==> flow/design.v <==
module ResonantLowPassFilter(
    input clk,
    input signed [15:0] audio_in,
    input signed [15:0] cutoff,
    input signed [15:0] resonance,
    input signed [15:0] gain,
    input reset_n,
    output reg signed [15:0] filtered_audio
);
    parameter [15:0] MAX_POS_VALUE = 16'h7FFF;
    parameter [15:0] MIN_NEG_VALUE = -16'h8000;
    reg signed [15:0] state;
    reg signed [15:0] feedback;
    reg signed [15:0] output_reg;
    reg signed [15:0] alpha;
    reg signed [15:0] beta;
    reg signed [15:0] gamma;
    wire signed [31:0] fb_prod  = $signed(state) * $signed(beta);
    wire signed [31:0] out_prod = $signed(state) * $signed(alpha);
    wire signed [16:0] fb_full  = fb_prod >>> 15;
    wire signed [16:0] out_full = out_prod >>> 15;
    wire signed [16:0] st_full  = $signed(audio_in) - $signed(feedback);
    wire signed [16:0] fa_full  = $signed(output_reg) + ($signed(gamma) >>> 1);
    function signed [15:0] sat17;
        input signed [16:0] v;
        begin
            if (v > $signed({MAX_POS_VALUE[15], MAX_POS_VALUE}))
                sat17 = $signed(MAX_POS_VALUE);
            else if (v < $signed({MIN_NEG_VALUE[15], MIN_NEG_VALUE}))
                sat17 = $signed(MIN_NEG_VALUE);
            else
                sat17 = v[15:0];
        end
    endfunction
    always @(posedge clk or negedge reset_n) begin
        if (!reset_n) begin
            state <= $signed(16'h0000);
            feedback <= $signed(16'h0000);
            output_reg <= $signed(16'h0000);
            alpha <= $signed(16'h0000);
            beta <= $signed(16'h0000);
            gamma <= $signed(16'h0000);
            filtered_audio <= $signed(16'h0000);
        end else begin
            alpha <= $signed(cutoff);
            beta <= $signed(resonance);
            gamma <= $signed(gain);
            feedback <= sat17(fb_full);
            state <= sat17(st_full);
            output_reg <= sat17(out_full);
            filtered_audio <= sat17(fa_full);  
        end
    end
endmodule
Settings: LEC_CHECK=0, CAP_MARGIN=20, CORE_MARGIN=2, CORE_UTILIZATION=40, SLEW_MARGIN=20; clock period 6.75 ns.
run.sh (not shown) runs the stock make flow with config.mk's settings and CLKGATE_MAP_FILE=.
Then changed:
- SETUP_SLACK_MARGIN: unset -> 0.86
Sequential share of layout area came out lower by 0.43 points.
Final cell count came out higher by 2.3%.
Synthesized cell count stays the same.
Worst hold slack is better by 8.4 ps.
Via count came out higher by 3.4%.
Then changed:
- ABC_AREA: unset -> 1
- CORE_UTILIZATION: 40 -> 72
- SETUP_SLACK_MARGIN: 0.86 -> 0.62
- clock period: 6.75 -> 5.82 ns (I/O delays scaled with it)
After rerunning:
- This time the run completed and failed the layout checks on negative setup slack
- sequential share of layout area shrinks by 0.95 points
- clock-buffer cell count stays the same
- routed wire length grows by 28%
- utilization grows by 37 points
- register-to-register slack got worse by 490 ps
- design area grows by 9.4%
- global-route usage grows by 19 points
- via count grows by 34%
- maximum frequency grows by 7.5%
Then changed:
- ABC_AREA: 1 -> unset
- PLACE_DENSITY: unset -> 0.95
- SETUP_SLACK_MARGIN: 0.62 -> unset
- clock period: 5.82 -> 5.72 ns (I/O delays scaled with it)
Outcome: The changed run finished with negative setup slack left. Sequential share of layout area climbs by 0.67 points. Die size drops by roughly a tenth. Routed wire length climbs by a quarter to a third.

== lane 1 ==
Starts from the design.v that is shown in full above.
clock: 7.0 ns
lec_check: 0
cap_margin: 20
cell_pad_in_sites_global_placement: 0
core_margin: 2
core_utilization: 63
cts_cluster_diameter: 345
cts_cluster_size: 16
hold_slack_margin: -0.1
place_density: 0.42
setup_slack_margin: 0.05
slew_margin: 10
tns_end_percent: 20
## Diff of input files: lane 2 against lane 1
- swapping 16 for 100 in CTS_CLUSTER_SIZE
- clearing SETUP_SLACK_MARGIN, which used to be 0.05
- swapping 20 for 5 in TNS_END_PERCENT
- clearing HOLD_SLACK_MARGIN, which used to be -0.1
- swapping 345 for 218 in CTS_CLUSTER_DIAMETER
- swapping 10 for 20 in SLEW_MARGIN
- swapping 63 for 38 in CORE_UTILIZATION
- swapping 0.42 for 0.91 in PLACE_DENSITY
- clearing CELL_PAD_IN_SITES_GLOBAL_PLACEMENT, which used to be 0
--- outcome ---
- Lane 1 has lower wire length of the first global-routing pass than lane 2.
- In lane 2, the final cell area excluding filler cells came out 410 µm² above the value in lane 1.
- Clock transition at the registers of the reported paths essentially unchanged between lane 2 and lane 1.
- Detailed-router iteration count before antenna repair: lower on lane 1
- Lane 2 vs lane 1, critical path's largest stage delay went up by 0.16 ns.
- [compare] base=lane 1 new=lane 2: fraction of area in clock buffers and inverters flat; setup slack after layout down 0.11 ns.
- Lane 2 vs lane 1: width of the chip up
- NOTE: cell count in lane 2 exceeds that of lane 1

// ResonantLowPassFilter: RTL as listed in full above, without the edits since
clock: 7.0 ns
lec_check: 0
cap_margin: 20
core_margin: 5
core_utilization: 46
hold_slack_margin: 0.13
min_routing_layer: met2
place_density_lb_addon: 0.02
slew_margin: 20
==> next run, changes <==
CORE_UTILIZATION = 34   (was 46)
HOLD_SLACK_MARGIN = default   (was 0.13)
TNS_END_PERCENT = 5   (was default)
The changed run went through all stages and came out clean.
Routed wire length rises by 10%.
Cell area rises by 1.7%.
==> next run, changes <==
ABC_AREA = 1   (was default)
CELL_PAD_IN_SITES_DETAIL_PLACEMENT = 2   (was default)
CELL_PAD_IN_SITES_GLOBAL_PLACEMENT = 0   (was default)
CORE_MARGIN = 10   (was 5)
CTS_CLUSTER_SIZE = 51   (was default)
GPL_ROUTABILITY_DRIVEN = 1   (was default)
TNS_END_PERCENT = 90   (was 5)
Routed wire length goes up by 38%.
Cell area is higher by 7.7%.
Critical path depth is unchanged.
Core utilization came out lower by 0.99 points.
Sequential cell count does not change.
Synthesized cell count went up by 37%.
Maximum frequency grows by 2.1%.
Synthesized area rose by 10%.
Final cell count climbs by 27%.
==> next run, changes <==
ABC_AREA = default   (was 1)
CELL_PAD_IN_SITES_DETAIL_PLACEMENT = default   (was 2)
CELL_PAD_IN_SITES_GLOBAL_PLACEMENT = default   (was 0)
CORE_MARGIN = 2   (was 10)
CORE_UTILIZATION = 59   (was 34)
CTS_CLUSTER_DIAMETER = 218   (was default)
CTS_CLUSTER_SIZE = 100   (was 51)
GPL_ROUTABILITY_DRIVEN = default   (was 1)
MIN_ROUTING_LAYER = default   (was met2)
PLACE_DENSITY_LB_ADDON = default   (was 0.02)
TNS_END_PERCENT = 5   (was 90)
=> The changed run finished with timing, DRC and antenna clean. Design area falls by roughly a tenth. Non-clock buffer count rises by 3. Worst hold slack gains 0.036 ns.
==> next run, changes <==
CELL_PAD_IN_SITES_GLOBAL_PLACEMENT = 0   (was default)
CORE_UTILIZATION = 63   (was 59)
CTS_CLUSTER_DIAMETER = 345   (was 218)
HOLD_SLACK_MARGIN = -0.1   (was default)
SETUP_SLACK_MARGIN = 0.05   (was default)
SLEW_MARGIN = 10   (was 20)
TNS_END_PERCENT = 20   (was 5)
Cell area falls by 0.40%.
Maximum frequency climbs by 1.1%.
Worst setup slack gets better by 0.072 ns.
Wire length drops by 2.9%.
Global-route usage went up by 0.99 points.
First-iteration DRC count increases by 8.8%.
Cell count goes down by 2.2%.
Via count is about the same.

Starts from the design.v that is shown in full above.
Settings: LEC_CHECK=0, CAP_MARGIN=20, CORE_MARGIN=2, CORE_UTILIZATION=61, CTS_CLUSTER_SIZE=61, HOLD_SLACK_MARGIN=0.3, SETUP_SLACK_MARGIN=0.88, SLEW_MARGIN=20, TNS_END_PERCENT=5; clock period 3.81 ns.
The starting point completed and failed the layout checks on setup timing.
Then changed:
CORE_UTILIZATION = 52   (was 61)
CTS_CLUSTER_SIZE = 99   (was 61)
HOLD_SLACK_MARGIN = unset   (was 0.3)
SETUP_SLACK_MARGIN = unset   (was 0.88)
TNS_END_PERCENT = unset   (was 5)
clock period = 5.14 ns   (was 3.81 ns; I/O delays follow)
The new run finished with setup timing left.
Clock skew came out lower by 7.1 ps.
Global-route usage shrinks by 4.1 points.
Area after synthesis does not change.
Final area is about the same.
Then changed:
CORE_UTILIZATION = 72   (was 52)
CTS_CLUSTER_SIZE = 35   (was 99)
clock period = 4.95 ns   (was 5.14 ns; I/O delays follow)
Result: The changed run finished with setup timing left; worst setup slack gets worse by 210 ps; routed wire length rises by 8.5%; area after synthesis is unchanged; first-iteration DRC count rises by 15%.
Then changed:
CTS_CLUSTER_SIZE = unset   (was 35)
MAX_ROUTING_LAYER = met4   (was unset)
PLACE_DENSITY_LB_ADDON = 0.07   (was unset)
clock period = 6.47 ns   (was 4.95 ns; I/O delays follow)
=> With this change the flow finished with timing, DRC and antenna clean; core utilization drops by 6.3 points; die area does not change.
Then changed:
CORE_UTILIZATION = 66   (was 72)
MAX_ROUTING_LAYER = unset   (was met4)
PLACE_DENSITY_LB_ADDON = unset   (was 0.07)
clock period = 5.72 ns   (was 6.47 ns; I/O delays follow)
=> The changed run ran to the end with violations: setup timing. Register-to-register slack gets worse by 670 ps. Global-route usage falls by 3.1 points. Cell area rises by a little under a tenth. Fmax went up slightly. Worst setup slack degrades by 670 ps. Non-clock buffer count is higher by 169. Via count goes up slightly. Worst hold slack gains 31 ps. Count of clock-buffer cells in the layout does not change.

RTL: the design.v shown in full above, as it stands there.
Settings: LEC_CHECK=0, ABC_AREA=1, CAP_MARGIN=0, CORE_ASPECT_RATIO=0.5, CORE_MARGIN=2, CORE_UTILIZATION=68, CTS_CLUSTER_DIAMETER=356, CTS_CLUSTER_SIZE=99, PLACE_DENSITY=0.42, SLEW_MARGIN=20, TNS_END_PERCENT=10; clock period 5.14 ns.
The starting point completed, yet does not pass: negative setup slack.
Next try:
ABC_AREA = default   (was 1)
CAP_MARGIN = 20   (was 0)
CORE_ASPECT_RATIO = default   (was 0.5)
CORE_UTILIZATION = 39   (was 68)
CTS_CLUSTER_DIAMETER = default   (was 356)
CTS_CLUSTER_SIZE = default   (was 99)
PLACE_DENSITY = default   (was 0.42)
TNS_END_PERCENT = default   (was 10)
clock period = 11.0 ns   (was 5.14 ns; I/O delays follow)
Result: This time the run ran to the end with no violations; hold slack improved by 0.081 ns; final cell count falls by 22%; die area went up by 56%; design area drops by 18%; non-clock buffer count went down by 327; register-to-register slack gains 4.1 ns; critical path depth decreases by 3; routed wire length went down by 23%.
Next try:
CORE_UTILIZATION = 58   (was 39)
SETUP_SLACK_MARGIN = 0.88   (was default)
clock period = 3.81 ns   (was 11.0 ns; I/O delays follow)
What happened: The changed run finished but failed the layout checks on negative setup slack; utilization rises by 29 points; worst hold slack gets worse by 0.30 ns; wire length increases by roughly a tenth; final cell count came out higher slightly; setup slack degrades by 5.8 ns; maximum frequency rose by about a fifth; final area climbs by roughly a tenth; global-route usage came out higher by 12 points.
Next try:
CORE_UTILIZATION = 40   (was 58)
SETUP_SLACK_MARGIN = default   (was 0.88)
clock period = 7.0 ns   (was 3.81 ns; I/O delays follow)
This time the run finished clean.
Wire length decreases by about 5%.
Setup slack is better by 2.7 ns.
Register-to-register slack gains 2.7 ns.
Flip-flop count is unchanged.
Global-route usage fell by 10 points.
Worst hold slack is better by 0.30 ns.
Next try:
CORE_UTILIZATION = 31   (was 40)
CTS_CLUSTER_DIAMETER = 218   (was default)
CTS_CLUSTER_SIZE = 100   (was default)
TNS_END_PERCENT = 5   (was default)
Effect: The changed run finished clean; wire length is lower by 8.6%; final cell count is higher by 6.4%.
